==> run E <==
==> flow/design.v <==
module PIEZO_reality_and_damedame(RESETN,CLK_1MHZ,A,T,SONG );
input RESETN,CLK_1MHZ,A,T;
output SONG;
reg SONG;
reg BUFF,BUFF2;
reg [10:0] freq,freq2;
reg [31:0] CNT_SOUND,CNT_SOUND2;
integer CLK_COUNT,CLK_COUNT2;
integer scale,scale2;
always @(*)
begin
if(A&&~T)
	SONG = BUFF;
else if(~A&&T)
	SONG = BUFF2;	
else 
	SONG =0;
end
always @( posedge CLK_1MHZ)
begin
	case(scale)
		-2: freq <= 0;
		-1: freq <= 0;
		0: freq <= 1012;	 
		1:	freq <= 1516;	  
		2:	freq <= 955;		  
		3: freq <= 1012;	  
		4: freq <= 1136;	  
		5: freq <= 1275;	  
		6: freq <= 1012;	  
		7: freq <= 0;	     
		8: freq <= 1607;	  
		9: freq <= 955;		  
		10: freq <= 1012;	  
		11: freq <= 1136;	  
		12: freq <= 1275;	  
		13: freq <= 1012;	  
		14: freq <= 675;	  
		15: freq <= 758;	  
		16: freq <= 1012;	  
		17: freq <= 0;	 	  
		18: freq <= 1516;	  
		19: freq <= 1351;	  
		20: freq <= 1275;	  
		21: freq <= 1012;	  
		22: freq <= 1136;	  
		23: freq <= 1204;	  
		24: freq <= 1136;	  
		25: freq <= 0;	  
		26: freq <= 1516;	  
		27: freq <= 758;	  
		28: freq <= 851;	  
		29: freq <= 902;	  
		30: freq <= 851;	  
		31: freq <= 0;	  
		32: freq <= 1275;	  
		33: freq <= 851;	  
		34: freq <= 955;	  
		35: freq <= 1012;	  
		36: freq <= 955;	  
		37: freq <= 1012;	  
		38: freq <= 1136;	  
		39: freq <= 0;	 	  
		40: freq <= 1012;	  
		41: freq <= 1516;	  
		42: freq <= 955;	  
		43: freq <= 1012;	  
		44: freq <= 1136;	  
		45: freq <= 1275;	  
		46: freq <= 1012;	  
		47: freq <= 0;	     
		48: freq <= 1607;	  
		49: freq <= 955;	 
		50: freq <= 1012;	  
		51: freq <= 1136;	  
		52: freq <= 1275;	  
		53: freq <= 1012;	  
		54: freq <= 675;	  
		55: freq <= 758;	  
		56: freq <= 1012;	  
		57: freq <= 0;	 	  
		58: freq <= 1516;	  
		59: freq <= 1351;	  
		60: freq <= 1275;	  
		61: freq <= 1012;	  
		62: freq <= 1136;	  
		63: freq <= 1204;	  
		64: freq <= 1136;	  
		65: freq <= 0;	  
		66: freq <= 1516;	  
		67: freq <= 758;	  
		68: freq <= 851;	  
		69: freq <= 902;	  
		70: freq <= 851;	  
		71: freq <= 0;	  
		72: freq <= 1275;	  
		73: freq <= 851;	  
		74: freq <= 955;	  
		75: freq <= 1012;	  
		76: freq <= 1136;	  
		77: freq <= 1275;	  
		78: freq <= 1275;	  
		79: freq <= 0;       
		default: freq <= 0;
	endcase
	case(scale2)
		-2: freq2 <= 0;
		-1: freq2 <= 0;	 
		0: freq2 <= 955;	  
		1: freq2 <= 851;	  
		2: freq2 <= 955;	  
		3: freq2 <= 758;	  
		4: freq2 <= 758;	  
		5: freq2 <= 758;	  
		6: freq2 <= 758;	  
		7: freq2 <= 758;	  
		8: freq2 <= 0;	  
		8: freq2 <= 0;	  
		9: freq2 <= 955;	  
		10: freq2 <= 955;	  
		11: freq2 <= 1012;	
		12: freq2 <= 1012;	
		13: freq2 <= 1012;	
		14: freq2 <= 1012;	
		15: freq2 <= 955;	 
		16: freq2 <= 955;	 
		17: freq2 <= 851;	 
		18: freq2 <= 851;	 
		19: freq2 <= 1136;	  
		20: freq2 <= 1275;	  
		21: freq2 <= 1275;	 
		22: freq2 <= 1275;	 
		23: freq2 <= 1275;	 
		24: freq2 <= 1275;	 
		25: freq2 <= 1275;	 
		26: freq2 <= 1275;	 
		27: freq2 <= 0;	  
		28: freq2 <= 0;	  
		29: freq2 <= 0;	  
		30: freq2 <= 0;	  
		31: freq2 <= 1275;	  
		32: freq2 <= 1431;	  
		33: freq2 <= 1516;	  
		34: freq2 <= 1431;	  
		35: freq2 <= 1431;	  
		36: freq2 <= 1431;	  
		37: freq2 <= 1431;	  
		38: freq2 <= 1431;	  
		39: freq2 <= 0;	  
		40: freq2 <= 0;	  
		41: freq2 <= 1136;	  
		42: freq2 <= 1136;	  
		43: freq2 <= 1012;	 
		44: freq2 <= 1012;	 
		45: freq2 <= 1012;	 
		46: freq2<= 1012;	 
		47: freq2<= 758;	  
		48: freq2 <= 758;	  
		49: freq2 <= 1012;	 
		50: freq2 <= 1012;	 
		51: freq2 <= 851;	 
		52:	freq2 <= 955;	 
		53:	freq2 <= 955;	 
		54:	freq2 <= 955;	 
		55:	freq2 <= 955;	 
		56:	freq2 <= 955;	 
		57:	freq2 <= 955;	 
		58:	freq2 <= 955;	 
		59:	freq2 <= 0;	  
		60:	freq2 <= 0;	  
		61:	freq2 <= 0;	  
		62:	freq2 <= 0;	  
		63:	freq2 <= 955;	 
		64:	freq2 <= 851;	 
		65:	freq2 <= 955;	 
		66:	freq2 <= 758;	  
		67:	freq2 <= 758;	  
		68:	freq2 <= 758;	  
		69:	freq2 <= 758;	  
		70:	freq2 <= 758;	  
		71:	freq2 <= 0;	  
		72:	freq2 <= 0;	  
		73:	freq2 <= 1136;	  
		74:	freq2 <= 1012;	 
		75:	freq2 <= 955;	 
		76:	freq2 <= 955;	 
		77:	freq2 <= 955;	 
		78:	freq2 <= 955;	 
		79:	freq2 <= 851;	 
		80:	freq2 <= 851;	 
		81:	freq2 <= 851;	 
		82:	freq2 <= 851;	 
		83:	freq2 <= 1275;	  
		84:	freq2 <= 1275;	  
		85:	freq2 <= 851;	 
		86:	freq2 <= 851;	 
		87:	freq2 <= 955;	 
		88:	freq2 <= 955;	 
		89:	freq2 <= 955;	 
		90:	freq2 <= 955;	 
		91:	freq2 <= 955;	 
		92:	freq2 <= 955;	 
		93:	freq2 <= 0;	  
		94:	freq2 <= 0;	  
		95:	freq2<= 0;	  
		96:	freq2<= 0;	  
		97:	freq2 <= 1516;	  
		98:	freq2 <= 1431;	  
		99:	freq2 <= 1275;	  
	100:	freq2 <= 1431;	  
	101:	freq2 <= 955;	 
	102:	freq2 <= 955;	 
	103:	freq2 <= 955;	 
	104:	freq2 <= 955;	 
	105:	freq2 <= 955;	 
	106:	freq2 <= 955;	 
	107:	freq2 <= 0;	  
	108:	freq2 <= 0;	  
	109:	freq2 <= 0;	  
	110:	freq2 <= 0;	  
	111:	freq2 <= 0;	  
	112:	freq2 <= 0;	  
	113:	freq2 <= 1516;	 
	114:	freq2<= 1431;	 
	115:	freq2 <= 1275;	  
	116:	freq2 <= 1431;	  
	117:	freq2 <= 851;	 
	118:	freq2 <= 851;	 
	119:	freq2 <= 851;	 
	120:	freq2 <= 851;	 
	121:	freq2 <= 851;	 
	122:	freq2 <= 851;	 
	123:	freq2 <= 0;	  
	124:	freq2 <= 0;	  
	125:	freq2 <= 0;	  
	126:	freq2 <= 0;	  
	127:	freq2 <= 851;	 
	128:	freq2 <= 955;	 
	129:	freq2 <= 1012;	 
	130:	freq2<= 955;	 
	default: freq <= 0;
	endcase		
end
always @(negedge RESETN or posedge CLK_1MHZ)
begin
	if(RESETN==1'b0)
		begin
				scale <= -2;
				BUFF <= 0;
				CNT_SOUND <= 0;
				CLK_COUNT <= 0;
		end
	else
		begin
			if(A)
				begin
					if( scale== -2 || scale == -1||
						 scale == 1|| scale == 2|| scale == 4|| scale == 5 || scale == 7 ||
						 scale == 8|| scale == 9|| scale == 11|| scale == 12|| scale == 15||
						 scale == 17|| scale == 18|| scale == 19|| scale == 20|| scale == 21||
						 scale ==23|| scale ==25|| scale == 26|| scale == 27|| scale == 29||
						 scale ==31|| scale ==32|| scale ==33|| scale ==35 || scale ==37 ||
						 scale ==41|| scale ==42|| scale == 44|| scale == 45|| scale == 47||
						 scale == 48|| scale == 49|| scale == 51|| scale == 52|| scale == 55||
						 scale ==57|| scale ==58|| scale == 59|| scale == 60|| scale == 61||
						 scale ==63|| scale ==65|| scale == 66|| scale == 67|| scale == 69||
						 scale ==71|| scale ==72|| scale == 73|| scale == 75 )
						 begin
								if( (CLK_COUNT < 300000) )         
									begin
										if(CNT_SOUND >= freq)   
											begin
												CNT_SOUND <= 0;   
												BUFF <= ~BUFF;					
												CLK_COUNT <= CLK_COUNT+1; 
											end				
										else   
											begin
												CNT_SOUND <=CNT_SOUND +1;  
												CLK_COUNT <= CLK_COUNT+1;
											end
									end						
								else  
									begin
										CLK_COUNT <= 0;	
										CNT_SOUND <= 0;	
										scale <= scale + 1;
									end
						end
					else if(scale == 3|| scale == 6|| scale ==10|| scale ==22 || scale ==24 ||
						 scale ==28|| scale ==30|| scale == 34|| scale == 39|| scale == 43||
						 scale == 46|| scale == 50|| scale == 62|| scale == 64|| scale == 68 ||scale == 70||
						 scale ==74|| scale ==77|| scale == 79)
							begin
								if( (CLK_COUNT < 600000) )         
									begin
										if(CNT_SOUND >= freq)   
											begin
												CNT_SOUND <= 0;   
												BUFF <= ~BUFF;					
												CLK_COUNT <= CLK_COUNT+1; 
											end				
										else   
											begin
												CNT_SOUND <=CNT_SOUND +1;  
												CLK_COUNT <= CLK_COUNT+1;
											end
									end						
								else  
									begin
										CLK_COUNT <= 0;	
										CNT_SOUND <= 0;
										scale <= scale + 1;
									end
							end	
					else if(scale == 0|| scale ==14|| scale ==36|| scale ==40 || scale ==54 ||
						 scale ==76)
						 begin
								if( (CLK_COUNT < 900000) )         
									begin
										if(CNT_SOUND >= freq)   
											begin
												CNT_SOUND <= 0;   
												BUFF <= ~BUFF;					
												CLK_COUNT <= CLK_COUNT+1; 
											end				
										else   
											begin
												CNT_SOUND <=CNT_SOUND +1;  
												CLK_COUNT <= CLK_COUNT+1;
											end
									end						
								else  
									begin
										CLK_COUNT <= 0;	
										CNT_SOUND <= 0;	
										scale <= scale + 1;
									end
							end
					else if(scale == 13|| scale ==16|| scale ==38|| scale ==53 || scale ==56 ||
						 scale ==78)
						 begin
								if( (CLK_COUNT < 1200000) )         
									begin
										if(CNT_SOUND >= freq)   
											begin
												CNT_SOUND <= 0;   
												BUFF <= ~BUFF;					
												CLK_COUNT <= CLK_COUNT+1; 
											end				
										else   
											begin
												CNT_SOUND <=CNT_SOUND +1;  
												CLK_COUNT <= CLK_COUNT+1;
											end
									end						
								else  
									begin
										CLK_COUNT <= 0;	
										CNT_SOUND <= 0;	
										scale <= scale + 1;
									end
						 end
					else       
						begin
							scale <= -2;
							BUFF  <= 0;
							CNT_SOUND <= 0;
							CLK_COUNT <= 0;
						end
				end
				else 
					begin
							scale <= -2;
							BUFF  <= 0;
							CNT_SOUND <= 0;
							CLK_COUNT <= 0;
					end
			end
end
always @(negedge RESETN or posedge CLK_1MHZ)
begin
	if(RESETN==1'b0)
		begin
				scale2<= -2;
				BUFF2 <= 0;
				CNT_SOUND2 <= 0;
				CLK_COUNT2 <= 0;
		end
	else
		begin	
			if(T)
				begin
					if(scale2 < 131) 
						begin
							if( (CLK_COUNT2 < 250000) )        
											begin
												if(CNT_SOUND2 >= freq2)   
													begin
														CNT_SOUND2 <= 0;   
														BUFF2 <= ~BUFF2;					
														CLK_COUNT2 <= CLK_COUNT2+1; 
													end				
												else   
													begin
														CNT_SOUND2 <=CNT_SOUND2 +1;  
														CLK_COUNT2 <= CLK_COUNT2+1;
													end
												end						
							else 
								begin
									CLK_COUNT2 <= 0;	
									CNT_SOUND2 <= 0;	
									scale2 <= scale2 + 1;
								end
						end
					else
						begin
							CLK_COUNT2 <= 0;	
							CNT_SOUND2 <= 0;	
							scale2 <= -2;
						end
				end
				else
					begin
						scale2<= -2;
						BUFF2 <= 0;
						CNT_SOUND2 <= 0;
						CLK_COUNT2 <= 0;
					end
	  end
end
endmodule
==> flow/run.sh <==
#!/bin/bash
# the make line also repeats each setting of config.mk as NAME=value (left out here)
make -C /OpenROAD-flow-scripts/flow DESIGN_CONFIG=/design/flow/config.mk WORK_HOME=/design/flow/orfs CLKGATE_MAP_FILE= finish
==> flow/config.mk <==
export PLATFORM = sky130hd
export DESIGN_NAME = PIEZO_reality_and_damedame
export DESIGN_NICKNAME = PIEZO_reality_and_damedame
export VERILOG_FILES = /design/flow/design.v
export SDC_FILE = /design/flow/constraint.sdc
export NUM_CORES = 4
export LEC_CHECK = 0
export CAP_MARGIN = 10
export CORE_MARGIN = 2
export CORE_UTILIZATION = 72
export CTS_CLUSTER_DIAMETER = 91
export CTS_CLUSTER_SIZE = 24
export SETUP_SLACK_MARGIN = -0.28
export SLEW_MARGIN = 20
==> flow/constraint.sdc <==
create_clock -name core_clock -period 2.98 [get_ports {CLK_1MHZ}]
set_input_delay 0.5960 -clock core_clock [delete_from_list [all_inputs] [get_ports {CLK_1MHZ}]]
set_output_delay 0.5960 -clock core_clock [all_outputs]
set_load 0.01 [all_outputs]
==> inputs of run C, as changes to run E <==
==> flow/config.mk (replaced) <==
export PLATFORM = sky130hd
export DESIGN_NAME = PIEZO_reality_and_damedame
export DESIGN_NICKNAME = PIEZO_reality_and_damedame
export VERILOG_FILES = /design/flow/design.v
export SDC_FILE = /design/flow/constraint.sdc
export NUM_CORES = 4
export LEC_CHECK = 0
export CAP_MARGIN = 20
export CORE_MARGIN = 2
export CORE_UTILIZATION = 40
export SLEW_MARGIN = 20
==> flow/constraint.sdc (replaced) <==
create_clock -name core_clock -period 5.21 [get_ports {CLK_1MHZ}]
set_input_delay 1.0420 -clock core_clock [delete_from_list [all_inputs] [get_ports {CLK_1MHZ}]]
set_output_delay 1.0420 -clock core_clock [all_outputs]
set_load 0.01 [all_outputs]
==> results <==
- Run C went through all stages and came out clean. Run E finished but failed the layout checks on negative setup slack.
- In run C the worst setup slack is higher than in run E, by 1400 ps.
- Against run C, the clock skew of run E is lower by 3.3 ps.
- Of run C and run E, run E has the higher first-iteration DRC count (gap about 30%, measured against run E).
- Against run C, the maximum frequency of run E is higher by about 25%.
